== run 1 ==
## sys_ref_core
module sys_ref_core #(parameter DATA_WIDTH = 8, ADDR_WIDTH = 4)
(
 input   wire                      CLK,
 input   wire                      RST,             
 input   wire  [DATA_WIDTH-1:0]    UART_RX_DATA,
 input   wire                      UART_RX_Valid,
 input   wire                      FIFO_FULL,
 output  wire  [DATA_WIDTH-1:0]    FIFO_WR_DATA,
 output  wire                      FIFO_WR_INC,
 output  wire  [DATA_WIDTH-1:0]    UART_Config,
 output  wire  [DATA_WIDTH-1:0]    Div_Ratio,
 output  wire                      CLKDIV_EN
);
wire                      WrEn;
wire                      RdEn;
wire  [ADDR_WIDTH-1:0]    Addr;
wire  [DATA_WIDTH-1:0]    Wr_Reg;
wire  [DATA_WIDTH-1:0]    Rd_Reg;
wire                      Rd_Reg_Valid;
wire  [DATA_WIDTH-1:0]    Operand_A;
wire  [DATA_WIDTH-1:0]    Operand_B;
wire  [3:0]               ALU_FUN;
wire                      ALU_EN;
wire                      CLKG_EN;
wire  [DATA_WIDTH*2-1:0]  ALU_OUT;
wire                      ALU_OUT_Valid;
SYS_CTRL U0_SYS_CTRL (
	.CLK(CLK),
	.RST(RST),
	.UART_RX_DATA(UART_RX_DATA),
	.UART_RX_Valid(UART_RX_Valid),
	.FIFO_FULL(FIFO_FULL),
	.FIFO_WR_DATA(FIFO_WR_DATA),
	.FIFO_WR_INC(FIFO_WR_INC),
	.ALU_OUT(ALU_OUT),
	.ALU_OUT_Valid(ALU_OUT_Valid),
	.ALU_EN(ALU_EN),
	.ALU_FUN(ALU_FUN),
	.CLKG_EN(CLKG_EN),
	.CLKDIV_EN(CLKDIV_EN),
	.Rd_Reg(Rd_Reg),
	.Rd_Reg_Valid(Rd_Reg_Valid),
	.Wr_Reg(Wr_Reg),
	.Addr(Addr),
	.RdEn(RdEn),
	.WrEn(WrEn)
	);
Register_File U0_Register_File (
	.WrData(Wr_Reg),
  ...
make LEC_CHECK=0 CAP_MARGIN=20 CORE_MARGIN=2 CORE_UTILIZATION=72 CTS_CLUSTER_DIAMETER=95 CTS_CLUSTER_SIZE=14 PLACE_DENSITY=0.66 SETUP_SLACK_MARGIN=3.27 SLEW_MARGIN=20 finish   # period 23.7 ns
run.sh (not shown) runs the stock make flow with config.mk's settings and CLKGATE_MAP_FILE=.
Tool error ODB-0269 stopped run 1 during global routing (5_1_grt); no final results.
Inputs modified between run 1 and run 2:
Settings: a change of PLACE_DENSITY from 0.66 to 0.67; a change of SETUP_SLACK_MARGIN from 3.27 to -1.96; a deleted CTS_CLUSTER_SIZE that had been 14; a deleted CTS_CLUSTER_DIAMETER that had been 95; a change of the clock period (ns, I/O delays scaled along) from 23.7 to 20.8.
==> comparison <==
In the summary table, run 2 is marked failed, with error DPL-0033 raised in clock tree synthesis (4_1_cts).
Comparing run 2 and run 1, the lower final HPWL from detailed placement is on run 1.
From run 2 to run 1, xor and xnor area share after synthesis did not move at all.
Taking run 1 as the reference, in run 2 tally of buffers added on design ports was more or less identical; minimum setup slack after placement shrank by 2.35 ns.
In the tables for run 2 and run 1, placement-stage cell area reads lower with run 1.
Chip footprint of run 1 is on par with run 2.
Area after synthesis: run 2 vs run 1, no meaningful difference
Run 2 vs run 1, routability congestion estimate went down by about 0.3%.
Diff run 2 and run 1: number of cells in the design after placement lower in run 1
Synthesized instance count: run 2 vs run 1 identical
Run 2 -> run 1: x dimension of the die delta 0, exact match
What run 3 does differently from run 2 at the input level:
Settings: a change of PLACE_DENSITY from 0.67 to 0.6; a deleted SETUP_SLACK_MARGIN that had been -1.96; a change of CORE_UTILIZATION from 72 to 58; a change of the clock period (ns, I/O delays scaled along) from 20.8 to 15.5.
### Flow results
Run 2 terminated abnormally: clock tree synthesis (4_1_cts) reported DPL-0033. Ran to the end and failed final checks on negative setup slack: run 3. Looking at placement-stage worst setup slack across both flows, run 3 is the weaker of the two, with run 2 ahead. Summary of run 3 over run 2: die size picked up an extra 5800 um^2; total cell area reported by yosys after synthesis neither gained nor lost much. Comparing run 3 and run 2, starting density of the core is lower on run 3. Chip width of run 3 exceeds that of run 2 by more than 10%. Re detailed placer's ending HPWL: run 2 was higher than run 3.
> inputs changed (run 3 -> run 4)
Settings: changing CORE_UTILIZATION from 58 to 64; changing the clock period (ns, I/O delays scaled along) from 15.5 to 23.4.
- The runs compared here, run 3 and run 4, all ended either early or with open violations.
- Ran to the end and failed final checks on negative setup slack: run 3.
- Compared with run 3, run 4 shows standard cell core area lower by 9.2%.
- ~same maximum clock frequency in run 3 and run 4
- Min number of buffers other than clock buffers in the final layout across run 3 and run 4: run 4
- From run 3 to run 4 the numbers moved as follows: signed area change from the synthesized netlist to the final layout decreased by 9.6 points relative to the old numbers; register-to-register path setup slack climbed 7.91 ns.
Setup changes, run 4 to run 5
Settings: CORE_UTILIZATION: 64 -> 40; SETUP_SLACK_MARGIN: unset -> 1.78; the clock period (ns, I/O delays scaled along): 23.4 -> 28.4.
--- outcome ---
Of run 4 and run 5, just one finished clean: run 5. Run 5 ended with less overall power than run 4. Diff run 4 -> run 5 | placed instance area | decrease of 3.7%. Number of signal-net buffers in the layout in run 5 is about 40% lower than in run 4. Sequential cell area in the final layout across run 5 and run 4: no real change. Per the comparison of run 5 with run 4, initial antenna violation count now sits lower, global-route wire length before repair decreased by 3.7% relative to the old numbers.
Edits applied to the flow inputs when going from run 5 to run 6:
Settings: changing CORE_UTILIZATION from 40 to 65; changing SETUP_SLACK_MARGIN from 1.78 to -1.43; changing the clock period (ns, I/O delays scaled along) from 28.4 to 21.8.
==> comparison <==
Run 6: complete, dirty (negative setup slack). Going from run 5 to run 6, sequential share of power shrinks by 1.0 points. Wire: run 6 routes more than run 5. Cell count was lower in the run labelled run 5. Summary of run 6 over run 5: count of non-CTS buffers in the layout grew by 290, number of global-route vias before repair went up by 1910, setup clock skew after layout shows a reduction of 0.0035 ns. Count of antenna diodes in the layout: run 6 vs run 5 up 1.

---

Setup of JK:
Starting RTL as in the previous note.
Settings: LEC_CHECK=0, CAP_MARGIN=20, CORE_MARGIN=2, CORE_UTILIZATION=67, CTS_CLUSTER_DIAMETER=364, CTS_CLUSTER_SIZE=15, SETUP_SLACK_MARGIN=1.13, SLEW_MARGIN=20, TNS_END_PERCENT=5; clock period 13.3 ns.
From the logs: JK reached the end of the flow and failed the layout checks with setup timing.
Input-level comparison between MS and JK:
# JK
export LEC_CHECK = 0
export CAP_MARGIN = 20
export CORE_MARGIN = 2
export CORE_UTILIZATION = 67
export CTS_CLUSTER_DIAMETER = 364
export CTS_CLUSTER_SIZE = 15
export SETUP_SLACK_MARGIN = 1.13
export SLEW_MARGIN = 20
export TNS_END_PERCENT = 5
create_clock -name core_clock -period 13.3 [get_ports {CLK}]
# MS
export LEC_CHECK = 0
export CAP_MARGIN = 20
export CORE_MARGIN = 2
export CORE_UTILIZATION = 65
export PLACE_DENSITY = 0.6
export SLEW_MARGIN = 20
create_clock -name core_clock -period 32.6 [get_ports {CLK}]
[summary]
Having completed the whole flow, MS delivered a layout that passed the timing, DRC and antenna checks.
Taking JK as the reference point, the worst path required time of MS rises by 19.27 ns.
In the metrics for MS and JK, the one carrying the higher clock power is JK.
MS: combinational group share of total power is 2.2 points lower than what JK reported.
Changes observed in MS relative to JK: shortest clock period the worst path allows after layout moved up, critical path depth fell by about 1.6%, placed cell area saw a decrease, maximum frequency from static timing analysis fell by about 20%.
MS against JK: die size went up; end-of-flow core utilization went down.
### MS -> AL
# MS
export LEC_CHECK = 0
export CAP_MARGIN = 20
export CORE_MARGIN = 2
export CORE_UTILIZATION = 65
export PLACE_DENSITY = 0.6
export SLEW_MARGIN = 20
create_clock -name core_clock -period 32.6 [get_ports {CLK}]
# AL
export LEC_CHECK = 0
export CAP_MARGIN = 20
export CORE_MARGIN = 2
export CORE_UTILIZATION = 65
export CTS_CLUSTER_SIZE = 42
export HOLD_SLACK_MARGIN = 0.28
export PLACE_DENSITY = 0.6
export SLEW_MARGIN = 20
create_clock -name core_clock -period 15.5 [get_ports {CLK}]
Findings:
[flow] AL | stages: complete | final checks: fail | reason: setup timing
The worst relative slew slack of AL was inferior to that of MS.
Changes observed in AL relative to MS: clock network fraction of design power -0.6 points; number of flip-flops and latches ~0 delta.
Compared to MS, AL has final critical-path required period 5.17 ns lower.
When the final numbers for MS and AL were put side by side, the sum of met3 wire segment lengths after detailed routing turned out to be smaller in MS.
The inputs of TR differ from those of AL as listed below.
# AL
export LEC_CHECK = 0
export CAP_MARGIN = 20
export CORE_MARGIN = 2
export CORE_UTILIZATION = 65
export CTS_CLUSTER_SIZE = 42
export HOLD_SLACK_MARGIN = 0.28
export PLACE_DENSITY = 0.6
export SLEW_MARGIN = 20
create_clock -name core_clock -period 15.5 [get_ports {CLK}]
# TR
export LEC_CHECK = 0
export CAP_MARGIN = 20
export CORE_MARGIN = 2
export CORE_UTILIZATION = 40
export PLACE_DENSITY = 0.6
export SLEW_MARGIN = 20
create_clock -name core_clock -period 30.0 [get_ports {CLK}]
==> results <==
TR: full flow OK, the timing, DRC and antenna checks passed
In AL the implementation completed, yet the final layout does not meet the checks, the culprit being setup timing.
TR ends up with a layout overhead on the synthesized area that is 21 points lower than in AL.
Comparing arrival time at the worst endpoint for TR and AL, the bigger number came from TR.
In the metrics for TR and AL, the one carrying the higher combinational share of cell area is TR.
TR: final area lower than AL
Going from AL to TR, cell count shrinks by 196.
A launching element of the worst setup path of U0_Register_File.Memory[1][2] is what AL shows, while U0_Register_File.Memory[1][3] belongs to TR.
Delta (TR minus AL): sum of overflow across all layers after global routing comparable; number of global-route vias before repair now smaller; sequential group share of total power now larger.
Going from AL to TR, the via count was found to have gone down by 3,159.
TR against AL: horizontal die size shows an increase of about 27%, worst path setup slack after routing now sits higher.
Modified inputs, PW compared to TR
# TR
export LEC_CHECK = 0
export CAP_MARGIN = 20
export CORE_MARGIN = 2
export CORE_UTILIZATION = 40
export PLACE_DENSITY = 0.6
export SLEW_MARGIN = 20
create_clock -name core_clock -period 30.0 [get_ports {CLK}]
# PW
export LEC_CHECK = 0
export CAP_MARGIN = 20
export CORE_ASPECT_RATIO = 0.5
export CORE_MARGIN = 2
export CORE_UTILIZATION = 65
export PLACE_DENSITY = 0.6
export SLEW_MARGIN = 20
export TNS_END_PERCENT = 5
create_clock -name core_clock -period 30.0 [get_ports {CLK}]
Notes after the runs:
- TR has lower via count than PW.
- Reported for TR and PW, area fraction in compound gates after synthesis turned out identical to the last digit.
- Going from TR to PW, register-to-register slack shrank by 0.28 ns, met3 wire length has increased, multi-input gate area in the final layout up 0.36%, placeable core area now sits lower.
Power is estimated from default activity; no workload was simulated.
